==> flow/design.v (excerpt) <==
module sdram_logger (
    input         clk,           
    input         rst_n,         
    input  [23:0] timestamp,     
    input  [79:0] geig_data,     
    input  [79:0] mag_data,      
    input         next_byte,     
    input  [15:0] sdram_dq_in,   
    output [15:0] sdram_dq_out,  
    output        sdram_dq_oe,   
    output [12:0] sdram_a,
    output [1:0]  sdram_ba,
    output        sdram_clk_en,
    output        sdram_cke,
    output        sdram_cs,
    output        sdram_ras,
    output        sdram_cas,
    output        sdram_we,
    output        sdram_dqml,
    output        sdram_dqmu,
    output [7:0]  byte_out       
);
wire        sdram_status;
wire [15:0] data_read;
wire        next_read, next_write, read_cmd;
wire [15:0] mc_data_out;
wire [1:0]  mc_ba_out, mc_cmd_out;
wire [8:0]  mc_col_out;
wire [12:0] mc_row_out;
wire [1:0]  ba_read, ba_write;
wire [8:0]  col_read, col_write;
wire [12:0] row_read, row_write;
memory_controller memory_controller_0(
    .CLK_48MHZ    ( clk ),
    .RESET        ( rst_n ),
    .SDRAM_STATUS ( sdram_status ),
    .READ_CMD     ( read_cmd ),
    .GEIG_DATA    ( geig_data ),
    .MAG_DATA     ( mag_data ),
    .BA_READ      ( ba_read ),
    .COL_READ     ( col_read ),
    .ROW_READ     ( row_read ),
    .BA_WRITE     ( ba_write ),
    .COL_WRITE    ( col_write ),
    .ROW_WRITE    ( row_write ),
    .NEXT_READ    ( next_read ),
    .NEXT_WRITE   ( next_write ),
    .DATA_OUT     ( mc_data_out ),
    .BA_OUT       ( mc_ba_out ),
    .COL_OUT      ( mc_col_out ),
    .ROW_OUT      ( mc_row_out ),
    .CMD_OUT      ( mc_cmd_out )
);
read_address_traversal read_address_traversal_0(
    .CLK          ( clk ),
  ...
clock: 21.4 ns
lec_check: 0
cap_margin: 20
core_margin: 2
core_utilization: 40
slew_margin: 20
run.sh (not shown) runs the stock make flow with config.mk's settings and CLKGATE_MAP_FILE=.
The starting point went through all stages and came out clean.
Then changed:
Clock period 21.4 ns to 13.1 ns, I/O delays scaled along.
What happened: Cell area stays flat. Synthesized cell count is unchanged. Hold slack improved by 0.0065 ns. Clock skew is about the same. First-iteration DRC count grows by 4.8%. Clock-buffer cell count fell by 8.

* * *

sdram_logger again, from the RTL that the note above started with.
Settings: LEC_CHECK=0, ABC_AREA=1, CAP_MARGIN=5, CELL_PAD_IN_SITES_DETAIL_PLACEMENT=1, CELL_PAD_IN_SITES_GLOBAL_PLACEMENT=0, CORE_ASPECT_RATIO=1.21, CORE_MARGIN=5, CORE_UTILIZATION=40, CTS_CLUSTER_SIZE=87, GPL_ROUTABILITY_DRIVEN=0, MAX_ROUTING_LAYER=met4, MIN_ROUTING_LAYER=met1, PLACE_DENSITY=0.47, SETUP_SLACK_MARGIN=1.56, SLEW_MARGIN=10, TNS_END_PERCENT=5; clock period 7.76 ns.
The starting point produced a clean layout.
Change:
Settings changed: CAP_MARGIN 5 to 0, CORE_ASPECT_RATIO 1.21 to 1.59, GPL_ROUTABILITY_DRIVEN 0 to 1, GPL_TIMING_DRIVEN set to 0, PLACE_DENSITY 0.47 to not set, PLACE_DENSITY_LB_ADDON set to 0.15, SLEW_MARGIN 10 to 15.
The changed run completed with no timing, DRC or antenna violations.
Sequential power stays flat.
Global-route usage grows by 1.6 points.
Total power shrinks by 2.6%.

* * *

== build 42 ==
Starting RTL as in the previous note.
Design sdram_logger, start of the top module:
module sdram_logger (
    input         clk,           
    input         rst_n,         
    input  [23:0] timestamp,     
    input  [79:0] geig_data,     
    input  [79:0] mag_data,      
    input         next_byte,     
    input  [15:0] sdram_dq_in,   
    output [15:0] sdram_dq_out,  
    output        sdram_dq_oe,   
    output [12:0] sdram_a,
    output [1:0]  sdram_ba,
    output        sdram_clk_en,
    output        sdram_cke,
    output        sdram_cs,
    output        sdram_ras,
    output        sdram_cas,
    output        sdram_we,
    output        sdram_dqml,
    output        sdram_dqmu,
    output [7:0]  byte_out       
);
wire        sdram_status;
wire [15:0] data_read;
wire        next_read, next_write, read_cmd;
wire [15:0] mc_data_out;
wire [1:0]  mc_ba_out, mc_cmd_out;
wire [8:0]  mc_col_out;
wire [12:0] mc_row_out;
wire [1:0]  ba_read, ba_write;
wire [8:0]  col_read, col_write;
wire [12:0] row_read, row_write;
memory_controller memory_controller_0(
    .CLK_48MHZ    ( clk ),
    .RESET        ( rst_n ),
    .SDRAM_STATUS ( sdram_status ),
    .READ_CMD     ( read_cmd ),
    .GEIG_DATA    ( geig_data ),
    .MAG_DATA     ( mag_data ),
    .BA_READ      ( ba_read ),
    .COL_READ     ( col_read ),
    .ROW_READ     ( row_read ),
    .BA_WRITE     ( ba_write ),
    .COL_WRITE    ( col_write ),
    .ROW_WRITE    ( row_write ),
    .NEXT_READ    ( next_read ),
    .NEXT_WRITE   ( next_write ),
    .DATA_OUT     ( mc_data_out ),
    .BA_OUT       ( mc_ba_out ),
    .COL_OUT      ( mc_col_out ),
    .ROW_OUT      ( mc_row_out ),
    .CMD_OUT      ( mc_cmd_out )
);
read_address_traversal read_address_traversal_0(
    .CLK          ( clk ),
    .NEXT         ( next_read ),
    .RESET        ( rst_n ),
    .BA_READ_OUT  ( ba_read ),
    .ROW_READ_OUT ( row_read ),
    .COL_READ_OUT ( col_read )
);
write_address_traversal write_address_traversal_0(
    .CLK           ( clk ),
    .RESET         ( rst_n ),
  ...
clock: 14.0 ns
lec_check: 0
abc_area: 0
cap_margin: 5
core_aspect_ratio: 0.96
core_margin: 2
core_utilization: 40
cts_cluster_diameter: 202
cts_cluster_size: 13
max_routing_layer: met4
slew_margin: 20
tns_end_percent: 40
> inputs changed (build 42 -> build 57)
- CTS_CLUSTER_SIZE changed from 13 to 36
- CORE_UTILIZATION changed from 40 to 71
- CTS_CLUSTER_DIAMETER removed (was 202)
- CAP_MARGIN changed from 5 to 20
- MAX_ROUTING_LAYER removed (was met4)
- CORE_ASPECT_RATIO removed (was 0.96)
- TNS_END_PERCENT removed (was 40)
- ABC_AREA removed (was 0)
- the clock period (ns, I/O delays scaled along) changed from 14.0 to 10.6
## What came out
Build 57: full flow OK, the timing, DRC and antenna checks passed. Looking at number of placed instances with taps included, build 57 sits 466 below build 42. In build 57 the chip width turned out about 26% lower than in build 42. Run comparison: build 57 endpoint of the most critical setup path sdram_interface_0.cke; build 42 endpoint of the most critical setup path sdram_interface_0.ras. Build 57: final standard cell area without fillers is 0.39% higher than what build 42 reported. Headroom to the max-slew limit (build 57 over build 42): decrease, 6.8 points. In build 57 relative to build 42, sum of internal, switching and leakage power had gone up by more than a quarter.
The following lists how build 46 was set up differently from build 57:
- clearing CTS_CLUSTER_SIZE, which used to be 36
- swapping 71 for 40 in CORE_UTILIZATION
- swapping 10.6 for 11.7 in the clock period (ns, I/O delays scaled along)
Results
Between build 57 and build 46, die outline area is higher for build 46, build 57 comes in under that. Number of H-tree branching levels: build 57 vs build 46 identical. Looking at reg-to-reg setup timing slack, build 46 sits above build 57. Build 46 against build 57: number of buffers added by the clock tree synthesis step saw an increase, latest clock arrival within the worst-skew pair barely changed. Post-route worst hold slack ended up 0.0060 ns lower on build 46 than on build 57. Re power after layout: build 57 and build 46 aren't equal, and the lower value belongs to build 46. Every stage of the flow completed for build 46, and the final layout passed the timing, DRC and antenna checks. Comparing build 57 and build 46, power density over cell area is higher on build 57. [compare] base=build 57 new=build 46: total number of placement rows picked up an extra 27; wire length lost about 3.7%.
--- input diff build 46..build 73 ---
- setting PLACE_DENSITY to 0.39 for the first time
- setting CTS_CLUSTER_DIAMETER to 400 for the first time
- changing CORE_UTILIZATION from 40 to 67
- changing the clock period (ns, I/O delays scaled along) from 11.7 to 7.29
Results
- From the logs: build 73 reached the end of the flow and failed the layout checks with negative setup slack.
- From build 46 to build 73, synthesized-area fraction occupied by xor and xnor cells did not move at all.
- Between build 73 and build 46, it is build 73 whose cell count after placement is lower, by 356.
- Relative to build 46, met1 layer wirelength in the final routing has decreased by 7900 um in build 73.
- In the floorplan summary, build 73 is listed with a die area less than that of build 46.

* * *

Setup of run A:
sdram_logger again, from the RTL that the note above started with.
==> flow/config.mk <==
export PLATFORM = sky130hd
export DESIGN_NAME = sdram_logger
export DESIGN_NICKNAME = sdram_logger
export VERILOG_FILES = /design/flow/design.v
export SDC_FILE = /design/flow/constraint.sdc
export NUM_CORES = 4
export LEC_CHECK = 0
export CAP_MARGIN = 0
export CORE_MARGIN = 2
export CORE_UTILIZATION = 72
export CTS_CLUSTER_SIZE = 34
export HOLD_SLACK_MARGIN = -0.08
export SETUP_SLACK_MARGIN = 2.04
export SLEW_MARGIN = 20
==> flow/constraint.sdc <==
create_clock -name core_clock -period 7.25 [get_ports {clk}]
set_input_delay 1.4500 -clock core_clock [delete_from_list [all_inputs] [get_ports {clk}]]
set_output_delay 1.4500 -clock core_clock [all_outputs]
set_load 0.01 [all_outputs]
Run A: aborted in global routing (5_1_grt) (tool error)
[inputs] run B vs run A
--- a/flow/config.mk
+++ b/flow/config.mk
@@ -8 +8 @@
-export CAP_MARGIN = 0
+export CAP_MARGIN = 15
@@ -11,3 +11,2 @@
-export CTS_CLUSTER_SIZE = 34
-export HOLD_SLACK_MARGIN = -0.08
-export SETUP_SLACK_MARGIN = 2.04
+export CTS_CLUSTER_SIZE = 33
+export SETUP_SLACK_MARGIN = 0.95
- Taking run A as the reference, in run B quantity of gates resized following cts now smaller, number of setup buffers added after CTS now smaller, post-placement worst setup slack now larger, placement-stage cell area now smaller, share of synthesized area spent on multiplexers comparable.
- Of run A and run B, only run A never reached the final stage.
- STATUS run=run B STAGES=ALL_DONE FINAL_CHECKS=FAILED CAUSE=negative setup slack
- Run A -> run B: synthesized cell count delta 0, exact match
- Re number of instances in the placed design: run A was lower than run B.
- Summary of run B over run A: number of levels in the clock H-tree stayed essentially flat, final weighted congestion of routability-driven global placement stayed essentially flat.
Changes in run C relative to run B:
--- a/flow/config.mk
+++ b/flow/config.mk
@@ -8 +8 @@
-export CAP_MARGIN = 15
+export CAP_MARGIN = 20
@@ -10,3 +10 @@
-export CORE_UTILIZATION = 72
-export CTS_CLUSTER_SIZE = 33
-export SETUP_SLACK_MARGIN = 0.95
+export CORE_UTILIZATION = 40
==> flow/constraint.sdc <==
create_clock -name core_clock -period 14.3 [get_ports {clk}]
set_input_delay 2.8600 -clock core_clock [delete_from_list [all_inputs] [get_ports {clk}]]
set_output_delay 2.8600 -clock core_clock [all_outputs]
set_load 0.01 [all_outputs]
==> results <==
- Out of run C and run B, the only run to close with the timing, DRC and antenna checks passing was run C.
- Run B ran in full, but the layout does not pass; the checks complain about negative setup slack.
- Changes observed in run C relative to run B: hold slack decreased by 0.016 ns relative to the old numbers; sum of net half-perimeters after detailed placement moved down; switching portion of total power dropped 1.2 points; first-pass GRT wire length went down; design area lower.
- A end of the critical path of sdram_interface_0.ras is what run B shows, while sdram_interface_0.cke belongs to run C.
- Between run C and run B, the via count is lower for run C.
- Summary of run C over run B: largest net degree at the start of global routing now larger; worst slew slack as a fraction of its limit decreased by 5.9 points relative to the old numbers.
- Where die size is concerned, run B is better than run C.
- Compare run C and run B | layout filler cell count higher: run C
Modified inputs, run D compared to run C
--- a/flow/config.mk
+++ b/flow/config.mk
@@ -8 +8 @@
-export CAP_MARGIN = 20
+export CAP_MARGIN = 0
@@ -10 +10,2 @@
-export CORE_UTILIZATION = 40
+export CORE_UTILIZATION = 71
+export CTS_CLUSTER_SIZE = 34
==> flow/constraint.sdc <==
create_clock -name core_clock -period 7.25 [get_ports {clk}]
set_input_delay 1.4500 -clock core_clock [delete_from_list [all_inputs] [get_ports {clk}]]
set_output_delay 1.4500 -clock core_clock [all_outputs]
set_load 0.01 [all_outputs]
==> comparison <==
Run D: complete, dirty (negative setup slack). Between run C and run D, the count of clock-buffer cells in the layout is lower for run D. Power share of the sequential group (lower): run C. | cell area | lower: run D |. Compared with run C, in run D wire length of the first global-routing pass +8600 um, global routing usage on met2 +32 points, power consumed by the clock network +69%, wire length +5100 um, count of instantiated cells in the yosys netlist ~0 delta.
### run D -> run E
--- a/flow/config.mk
+++ b/flow/config.mk
@@ -8 +8 @@
-export CAP_MARGIN = 0
+export CAP_MARGIN = 15
@@ -11 +11,4 @@
-export CTS_CLUSTER_SIZE = 34
+export CTS_CLUSTER_DIAMETER = 29
+export CTS_CLUSTER_SIZE = 33
+export HOLD_SLACK_MARGIN = -0.08
+export SETUP_SLACK_MARGIN = 0.95
## What came out
The layout from run E, despite a flow that completed every stage, fails the layout checks, with the failing checks listed as negative setup slack.
The run showing the greater combinational share of cell area is run D.
Run E vs. run D: share of power burned in the clock network went up; post-detailed-route wirelength per cell went up.
Summary — number of global-route vias before repair, run E relative to run D: higher, by 12%.
In the metrics for run D and run E, the one carrying the lower register-to-register slack is run D.
Re maximum number of buffers from clock root to sink: no difference whatsoever between run E and run D.
Run E ends up with higher internal cell power than run D does.
Final worst slack was higher in run D than in run E.
Run E vs run D: routed wire length up
On core utilization, the lower figure sits with run D, not run E.
Power is estimated from default activity; no workload was simulated.
